==> flow/design.v <==
module apb_fifo (
    input  wire                   clk,         
    input  wire                   rst,         
    input  wire                   psel,        
    input  wire [3:0]            paddr,       
    input  wire [31:0]            pwdata,      
    input  wire                   penable,     
    input  wire                   pwrite,      
    output reg  [31:0]            prdata,      
    output reg                    pready       
);
parameter DEPTH = 16;   
parameter idle = 0, check_op = 1, write_data = 2, read_data =3,send_ready = 4;
reg [2:0] state;
reg [3:0] addr ;
 reg [31:0] wdata,rdata;
  reg [31:0] mem [0:15];
reg [3:0] wr_ptr;    
reg [3:0] rd_ptr;    
reg [4:0] count;     
reg [1:0] cwait;
always @(posedge clk or negedge rst) begin
    if (rst == 0) begin
        for(int i = 0; i<16;i++)
        begin
        mem[i] <= 0;
        end
        wr_ptr <= 0;
        rd_ptr <= 0;
        count <= 0;
        pready <= 0;
        state   <= idle;
        pready <= 0;
        prdata <= 0;
        addr   <= 0;
        wdata  <= 0;
        rdata  <= 0;
        cwait  <= 0;
    end else begin
        case(state)
        idle:
        begin
            wr_ptr <= 0;
            rd_ptr <= 0;
            count <= 0;
            pready <= 0;
            prdata <= 0;
            addr   <= 0;
            wdata  <= 0;
            rdata  <= 0;
            cwait  <= 0;
            state <= check_op;
        end
        check_op:
        begin
         if (penable && psel && pwrite && count != 15)
         begin 
            state   <= write_data;
            addr    <= paddr;
            wdata   <= pwdata;
         end
         else if (penable && psel && !pwrite && count != 0)
         begin
            state  <= read_data;
            addr   <= paddr;
         end
         else 
            state  <= check_op;
        end
        write_data:
        begin
            mem[addr] <= wdata;
            if(cwait < 2)
            begin
              state <= write_data;
              cwait <= cwait + 1;
            end
            else
            begin
               cwait <= 0;
               pready <= 1'b1;
               state <= send_ready;
               wr_ptr <= wr_ptr + 1;
               count  <= count  + 1;
            end
        end
        read_data : begin
            rdata <= mem[addr];
            if(cwait < 2)
            begin
              state <= read_data;
              cwait <= cwait + 1;
            end
            else
            begin
               cwait <= 0;
               state <= send_ready;
               pready <= 1'b1;
               prdata <= rdata;
               rd_ptr <= rd_ptr + 1;
               count  <= count  - 1;
            end
        end
        send_ready: begin
           state  <= check_op;
           pready <= 1'b0;    
         end
     endcase
     end
   end  
endmodule
export LEC_CHECK = 0
export ABC_AREA = 1
export CAP_MARGIN = 20
export CELL_PAD_IN_SITES_DETAIL_PLACEMENT = 2
export CELL_PAD_IN_SITES_GLOBAL_PLACEMENT = 2
export CORE_ASPECT_RATIO = 1.85
export CORE_MARGIN = 2
export CORE_UTILIZATION = 40
export CTS_CLUSTER_SIZE = 51
export HOLD_SLACK_MARGIN = 0.02
export MIN_ROUTING_LAYER = met1
export PLACE_DENSITY_LB_ADDON = 0.26
export SETUP_SLACK_MARGIN = 1.29
export SLEW_MARGIN = 20
export TNS_END_PERCENT = 25
create_clock -name core_clock -period 5.0 [get_ports {clk}]
run.sh (not shown) runs the stock make flow with config.mk's settings and CLKGATE_MAP_FILE=.
Then changed:
Settings changed: CELL_PAD_IN_SITES_DETAIL_PLACEMENT 2 to default, CELL_PAD_IN_SITES_GLOBAL_PLACEMENT 2 to default, CORE_ASPECT_RATIO 1.85 to 0.5, CORE_UTILIZATION 40 to 72, CTS_CLUSTER_DIAMETER from default to 333, CTS_CLUSTER_SIZE 51 to default, HOLD_SLACK_MARGIN 0.02 to default, MIN_ROUTING_LAYER met1 to default, PLACE_DENSITY from default to 0.37, PLACE_DENSITY_LB_ADDON 0.26 to default, SETUP_SLACK_MARGIN 1.29 to default, TNS_END_PERCENT 25 to default.
Clock period 5.0 ns to 1.95 ns, I/O delays scaled along.
Die area came out lower by 44%.
Clock-buffer cell count came out lower by 13.
Synthesized area is unchanged.
Cell count came out lower by 7.2%.
Non-clock buffer count came out higher by 83.
Flip-flop count does not change.
Wire length came out lower by 23%.
Power came out higher by 150%.
Critical path depth came out lower by 5.
Then changed:
Settings changed: ABC_AREA 1 to default, CORE_ASPECT_RATIO 0.5 to default, CORE_UTILIZATION 72 to 67, CTS_CLUSTER_DIAMETER 333 to default, PLACE_DENSITY 0.37 to default.
Clock period 1.95 ns to 3.4 ns, I/O delays scaled along.
Outcome: The changed run went through all stages and came out clean; die size rises by 9.6%; via count falls by 23%; final area rises by about 1.5%; utilization falls by 6.3 points.
Then changed:
Settings changed: ABC_AREA from default to 1, CORE_UTILIZATION 67 to 40, HOLD_SLACK_MARGIN from default to 0.07, MIN_ROUTING_LAYER from default to met2, SETUP_SLACK_MARGIN from default to 1.29, TNS_END_PERCENT from default to 25.
Clock period 3.4 ns to 5.0 ns, I/O delays scaled along.
Result: Cell area falls slightly. Core utilization came out lower by 31 points. Count of clock-buffer cells in the layout came out higher by 6. Global-route usage shrinks by 0.50 points.
Then changed:
Settings changed: CAP_MARGIN 20 to 40, CORE_UTILIZATION 40 to 72, CTS_CLUSTER_SIZE from default to 17, HOLD_SLACK_MARGIN 0.07 to default, MIN_ROUTING_LAYER met2 to default, SETUP_SLACK_MARGIN 1.29 to -0.09, TNS_END_PERCENT 25 to default.
Clock period 5.0 ns to 1.92 ns, I/O delays scaled along.
Effect:
- The new run produced a layout that fails on setup timing
- utilization increases by 38 points
- count of clock-buffer cells in the layout decreases by 13
- non-clock buffer count increases by 90
- first-iteration DRC count decreases by 53%
- area after synthesis stays the same
- cell count decreases by 6.9%
- total power increases to 2.6 times its value
Then changed:
Settings changed: ABC_AREA 1 to default, CAP_MARGIN 40 to 0, CTS_CLUSTER_SIZE 17 to 33, PLACE_DENSITY_LB_ADDON from default to 0.01, SETUP_SLACK_MARGIN -0.09 to 0.74.
Clock period 1.92 ns to 2.57 ns, I/O delays scaled along.
Effect:
- The changed run completed and failed the layout checks on setup timing
- count of clock-buffer cells in the layout goes up by 8
- via count goes down by about 0.6%
- final area goes up by about 15%
- synthesized cell count goes down by about 36%
- cell count goes down by about 26%
- worst setup slack gets worse by 0.39 ns
- worst hold slack gets better by 0.16 ns
- clock skew goes up by 0.0053 ns

* * *

Starts from the design.v that is shown in full above.
Settings: LEC_CHECK=0, ABC_AREA=0, CAP_MARGIN=25, CORE_ASPECT_RATIO=1.11, CORE_MARGIN=2, CORE_UTILIZATION=15, CTS_CLUSTER_SIZE=98, GPL_TIMING_DRIVEN=1, HOLD_SLACK_MARGIN=0.15, MAX_ROUTING_LAYER=met4, MIN_ROUTING_LAYER=met2, PLACE_DENSITY_LB_ADDON=0.07, SETUP_SLACK_MARGIN=0.42, SLEW_MARGIN=35, TNS_END_PERCENT=15; clock period 2.45 ns.
The starting point went through all stages and came out clean.
Next try:
ABC_AREA = unset   (was 0)
CAP_MARGIN = 20   (was 25)
CORE_ASPECT_RATIO = unset   (was 1.11)
CORE_UTILIZATION = 58   (was 15)
CTS_CLUSTER_SIZE = unset   (was 98)
GPL_TIMING_DRIVEN = unset   (was 1)
HOLD_SLACK_MARGIN = unset   (was 0.15)
MAX_ROUTING_LAYER = unset   (was met4)
MIN_ROUTING_LAYER = unset   (was met2)
PLACE_DENSITY_LB_ADDON = unset   (was 0.07)
SETUP_SLACK_MARGIN = unset   (was 0.42)
SLEW_MARGIN = 20   (was 35)
TNS_END_PERCENT = unset   (was 15)
clock period = 2.57 ns   (was 2.45 ns; I/O delays follow)
Effect:
- non-clock buffer count went down by 162
- utilization went up by 46 points
- flip-flop count stays the same
- hold slack is better by 0.18 ns
- power went down by 22%
- sequential power went down by about 6%
- clock-buffer cell count went down by 12
Next try:
CORE_UTILIZATION = 72   (was 58)
CTS_CLUSTER_SIZE = 15   (was unset)
clock period = 1.89 ns   (was 2.57 ns; I/O delays follow)
=>
- Now the flow produced a layout that fails on setup timing
- wire length increases by 17%
- global-route usage went up by 7.6 points
- final area grows by 6.7%
- via count grows by 12%
- cell count stays flat
- register-to-register slack loses 0.35 ns
- clock-buffer cell count is lower by 15
- worst hold slack gets worse by 0.22 ns
- worst setup slack degrades by 0.35 ns
- clock power climbs by 24%
Next try:
CORE_UTILIZATION = 40   (was 72)
CTS_CLUSTER_SIZE = unset   (was 15)
SETUP_SLACK_MARGIN = 0.46   (was unset)
clock period = 3.4 ns   (was 1.89 ns; I/O delays follow)
Outcome: This time the run went through all stages and came out clean; die size rises by well over a third; global-route usage came out lower by 16 points; worst setup slack improves by 0.76 ns; power decreases by well over a third; hold slack degrades by 0.16 ns; core utilization decreases by 42 points; combinational power goes down by well over a third; critical path depth is unchanged; clock skew grows by 0.019 ns; first-iteration DRC count fell by well over a third.
Power is estimated from default activity; no workload was simulated.
